==> 11-16 <==
==> flow/design.v <==
module  rgb_hsv(
	input                         clk,
	input                         rst,	
	input	     [7:0]            rgb_r,
	input	     [7:0]            rgb_g,
	input	     [7:0]            rgb_b,	
	output reg [8:0] 			  hsv_h, 
	output reg [7:0] 			  hsv_s, 
	output reg [7:0] 			  hsv_v  
);
reg [7:0] top; 
reg [13:0] top_60; 
reg [2:0] rgb_se;
reg [2:0] rgb_se_n; 
reg [7:0] max; 
reg [7:0] min; 
reg [7:0] max_min; 
reg [7:0] hsv_s_m;
reg [7:0] max_n;
reg [7:0] division; 
wire r_g, r_b, g_b;
assign r_g = (rgb_r > rgb_g)? 1'b1:1'b0; 
assign r_b = (rgb_r > rgb_b)? 1'b1:1'b0; 
assign g_b = (rgb_g > rgb_b)? 1'b1:1'b0; 
always @ (posedge clk or negedge rst)
begin
	if (!rst)
	begin
		max <= 8'd0;
		min <= 8'd0;
		top <= 8'd0;
		rgb_se <= 3'b010;
	end
	else 
	begin
	case ({r_g,r_b,g_b})
	3'b000:
			begin 
			max <= rgb_b;
			min <= rgb_r;
			top <= rgb_g - rgb_r; 
			rgb_se <= 3'b000;
			end
	3'b001:
			begin 
			max <= rgb_g;
			min <= rgb_r;
			top <= rgb_b - rgb_r; 
			rgb_se <= 3'b001;
			end
	3'b011:
			begin 
			max <= rgb_g;
			min <= rgb_b;
			top <= rgb_r - rgb_b; 
			rgb_se <= 3'b011;
			end
	3'b100:
			begin 
			max <= rgb_b;
			min <= rgb_g;
			top <= rgb_r - rgb_g; 
			rgb_se <= 3'b100;
			end
	3'b110:
			begin 
			max <= rgb_r;
			min <= rgb_g;
			top <= rgb_b - rgb_g; 
			rgb_se <= 3'b110;
			end
	3'b111:
			begin 
			max <= rgb_r;
			min <= rgb_b;
			top <= rgb_g - rgb_b; 
			rgb_se <= 3'b111;
			end
	default
			begin
			max <= 8'd0;
			min <= 8'd0;
			top <= 8'd0;
			rgb_se <= 3'b010;
			end
	endcase
end
end
always @ (posedge clk or negedge rst)
begin
	if (!rst)
		begin
		top_60 <= 14'd0;
		rgb_se_n <= 3'b010;
		max_min <= 8'd0;
		max_n <= 8'd0;
		end
	else
		begin
		top_60 <= {top,6'b000000} - {top,2'b00}; 
		rgb_se_n <= rgb_se;
		max_min <= max - min;
		max_n <= max;
		end
end
always @ (*)
begin
	division = (max_min > 8'd0) ? top_60 / max_min : 8'd240; 
end
always @ (posedge clk or negedge rst)
begin
	if (!rst)
		hsv_h <= 9'd0;
	else 
	begin
	case (rgb_se_n)
	3'b000:
			hsv_h <= 9'd240 - division; 
	3'b001:
			hsv_h <= 9'd120 + division; 
	3'b011:
			hsv_h <= 9'd120 - division; 
	3'b100:
			hsv_h <= 9'd240 + division; 
	3'b110:
			hsv_h <= 9'd360 - division; 
	3'b111:
			hsv_h <= division; 
	default
			hsv_h <= 9'd0;
	endcase
end
end
always @ (*)
begin
	hsv_s_m = (max_n > 8'd0)? ((max_min == max_n) ? 8'd255 : {max_min[7:0],8'b00000000} / max_n) : 8'd0;
end
always@(posedge clk or negedge rst)
begin
	if (!rst)
      hsv_s <= 8'd0;
	else
	hsv_s <= hsv_s_m;
end
always@(posedge clk or negedge rst)
begin
  if (!rst)
  hsv_v <= 8'd0;
  else
  hsv_v <= max_n;
 end
endmodule
module HSVComparator (
    input   clk,
    input wire [8:0] hsv_get_h, hsv_get_s, hsv_get_v,
    input wire [8:0] hsv_set_h, hsv_set_s, hsv_set_v,
    input wire [2:0] threshold_level,
    output reg [1:0] similar_flag  
);
parameter THRESHOLD1_H = 60, THRESHOLD1_S = 32, THRESHOLD1_V = 32;   
parameter THRESHOLD2_H = 15, THRESHOLD2_S = 8,  THRESHOLD2_V = 8;  
parameter THRESHOLD3_H = 10, THRESHOLD3_S = 5,  THRESHOLD3_V = 5;  
parameter THRESHOLD4_H = 5,  THRESHOLD4_S = 3,  THRESHOLD4_V = 3;   
reg [8:0] h_diff, s_diff, v_diff;
function [8:0] abs_diff;
    input [8:0] a, b;
    if (a > b) begin
        abs_diff = a - b;
    end else begin
        abs_diff = b - a;
    end
endfunction
always @(posedge clk) begin
    similar_flag <= 2'b0;  
    h_diff = abs_diff(hsv_get_h, hsv_set_h);
    s_diff = abs_diff(hsv_get_s, hsv_set_s);
    v_diff = abs_diff(hsv_get_v, hsv_set_v);
    if (h_diff > 180) begin
        h_diff = 360 - h_diff;
    end
    if ({hsv_set_h,hsv_set_s,hsv_set_v} == 24'b0)begin
        similar_flag <= 2'b10;
    end
    else begin
    case(threshold_level)
        3'b000: begin  
            if (h_diff <= THRESHOLD1_H && s_diff <= THRESHOLD1_S && v_diff <= THRESHOLD1_V) begin
                similar_flag <= 2'b01;  
            end
        end
        3'b001: begin  
            if (h_diff <= THRESHOLD2_H && s_diff <= THRESHOLD2_S && v_diff <= THRESHOLD2_V) begin
                similar_flag <= 2'b01;  
            end
        end
        3'b010: begin  
            if (h_diff <= THRESHOLD3_H && s_diff <= THRESHOLD3_S && v_diff <= THRESHOLD3_V) begin
                similar_flag <= 2'b01;  
            end
        end
        3'b111: begin  
            if (h_diff <= THRESHOLD4_H && s_diff <= THRESHOLD4_S && v_diff <= THRESHOLD4_V) begin
                similar_flag <= 2'b01;  
            end
        end
        default: ;  
    endcase 
    end
end
endmodule
module color_match (
    input  wire       clk,
    input  wire       rst_n,
    input  wire [7:0] get_r,
    input  wire [7:0] get_g,
    input  wire [7:0] get_b,
    input  wire [7:0] set_r,
    input  wire [7:0] set_g,
    input  wire [7:0] set_b,
    input  wire [2:0] threshold_level,
    output wire [8:0] get_h,
    output wire [7:0] get_s,
    output wire [7:0] get_v,
    output wire [8:0] set_h,
    output wire [7:0] set_s,
    output wire [7:0] set_v,
    output wire [1:0] similar_flag
);
    rgb_hsv rgb_hsv_get_inst (
        .clk   (clk),
        .rst   (rst_n),
        .rgb_r (get_r),
        .rgb_g (get_g),
        .rgb_b (get_b),
        .hsv_h (get_h),
        .hsv_s (get_s),
        .hsv_v (get_v)
    );
    rgb_hsv rgb_hsv_set_inst (
        .clk   (clk),
        .rst   (rst_n),
        .rgb_r (set_r),
        .rgb_g (set_g),
        .rgb_b (set_b),
        .hsv_h (set_h),
        .hsv_s (set_s),
        .hsv_v (set_v)
    );
    HSVComparator HSVComparator_inst (
        .clk             (clk),
        .hsv_get_h       (get_h),
        .hsv_get_s       ({1'b0, get_s}),
        .hsv_get_v       ({1'b0, get_v}),
        .hsv_set_h       (set_h),
        .hsv_set_s       ({1'b0, set_s}),
        .hsv_set_v       ({1'b0, set_v}),
        .threshold_level (threshold_level),
        .similar_flag    (similar_flag)
    );
endmodule
==> flow/run.sh <==
#!/bin/bash
# the make line also repeats each setting of config.mk as NAME=value (left out here)
make -C /OpenROAD-flow-scripts/flow DESIGN_CONFIG=/design/flow/config.mk WORK_HOME=/design/flow/orfs CLKGATE_MAP_FILE= finish
==> flow/config.mk <==
export PLATFORM = sky130hd
export DESIGN_NAME = color_match
export DESIGN_NICKNAME = color_match
export VERILOG_FILES = /design/flow/design.v
export SDC_FILE = /design/flow/constraint.sdc
export NUM_CORES = 4
export LEC_CHECK = 0
export ABC_AREA = 1
export CAP_MARGIN = 40
export CELL_PAD_IN_SITES_DETAIL_PLACEMENT = 1
export CELL_PAD_IN_SITES_GLOBAL_PLACEMENT = 1
export CORE_MARGIN = 6
export CORE_UTILIZATION = 51
export CTS_CLUSTER_DIAMETER = 264
export CTS_CLUSTER_SIZE = 45
export GPL_ROUTABILITY_DRIVEN = 1
export MAX_ROUTING_LAYER = met4
export MIN_ROUTING_LAYER = met1
export SLEW_MARGIN = 20
export TNS_END_PERCENT = 25
==> flow/constraint.sdc <==
create_clock -name core_clock -period 28.0 [get_ports {clk}]
set_input_delay 5.6000 -clock core_clock [delete_from_list [all_inputs] [get_ports {clk}]]
set_output_delay 5.6000 -clock core_clock [all_outputs]
set_load 0.01 [all_outputs]
==> inputs of 01-24, as changes to 11-16 <==
ABC_AREA = not set   (was 1)
CAP_MARGIN = 20   (was 40)
CELL_PAD_IN_SITES_DETAIL_PLACEMENT = not set   (was 1)
CELL_PAD_IN_SITES_GLOBAL_PLACEMENT = not set   (was 1)
CORE_MARGIN = 2   (was 6)
CORE_UTILIZATION = 40   (was 51)
CTS_CLUSTER_DIAMETER = not set   (was 264)
CTS_CLUSTER_SIZE = not set   (was 45)
GPL_ROUTABILITY_DRIVEN = not set   (was 1)
MAX_ROUTING_LAYER = not set   (was met4)
MIN_ROUTING_LAYER = not set   (was met1)
PLACE_DENSITY = 0.6   (was not set)
TNS_END_PERCENT = not set   (was 25)
==> inputs of 10-20, as changes to 11-16 <==
ABC_AREA = not set   (was 1)
CAP_MARGIN = 20   (was 40)
CELL_PAD_IN_SITES_DETAIL_PLACEMENT = not set   (was 1)
CELL_PAD_IN_SITES_GLOBAL_PLACEMENT = not set   (was 1)
CORE_MARGIN = 2   (was 6)
CORE_UTILIZATION = 65   (was 51)
CTS_CLUSTER_DIAMETER = not set   (was 264)
CTS_CLUSTER_SIZE = not set   (was 45)
GPL_ROUTABILITY_DRIVEN = not set   (was 1)
MIN_ROUTING_LAYER = not set   (was met1)
SETUP_SLACK_MARGIN = 4.43   (was not set)
TNS_END_PERCENT = not set   (was 25)
==> flow/constraint.sdc (replaced) <==
create_clock -name core_clock -period 29.3 [get_ports {clk}]
set_input_delay 5.8600 -clock core_clock [delete_from_list [all_inputs] [get_ports {clk}]]
set_output_delay 5.8600 -clock core_clock [all_outputs]
set_load 0.01 [all_outputs]
==> results <==
	11-16	01-24	10-20
Outcome	timing/DRC/antenna clean	timing/DRC/antenna clean	failed layout checks
Layout check failures	-	-	setup timing
Post-CTS Setup Inserts	0	6	320
Clock-pin slew reported for the worst setup and hold paths after clock tree synthesis	70 ps	80 ps	100 ps
Setup_tns	0 ps	0 ps	-4670 ps
Final clock-cell share	1.61%	1.52%	1.26%
Source of the critical timing path	rgb_hsv_get_inst.max_min[7]$_DFF_PN0_	rgb_hsv_get_inst.max_n[6]$_DFF_PN0_	rgb_hsv_get_inst.max_min[5]$_DFF_PN0_
Chip area	71000 um^2	85400 um^2	53000 um^2
Library cell contributing the largest single delay on the critical path	sky130_fd_sc_hd__dfrtp_2	sky130_fd_sc_hd__or4b_2	sky130_fd_sc_hd__or4b_4
Distinct cell type count after synthesis	74	120	120
Final cell area excluding filler cells	36300 um^2	39500 um^2	43100 um^2
Most used standard cell by instance count after synthesis	sky130_fd_sc_hd__nand2_1	sky130_fd_sc_hd__ha_1	sky130_fd_sc_hd__ha_1
Wire length of the first global-routing pass	173000 um	159000 um	172000 um
Number of DRC markers in iteration 0	1412	2488	6221
Global Route met2 Usage	50.5%	37.0%	62.8%
Cell Area, Placed	35000 um^2	36700 um^2	35700 um^2
Routed WL	108000 um	102000 um	132000 um
Required time of the critical path	28340 ps	28360 ps	29650 ps
Cell depth of the worst setup path	171	136	142
Placed insts	5970	5550	5014
DIE WIDTH	266 um	292 um	230 um
CP Data Arrival Time	27090 ps	27070 ps	30530 ps
Achievable Freq	0.0374 GHz	0.0374 GHz	0.0331 GHz
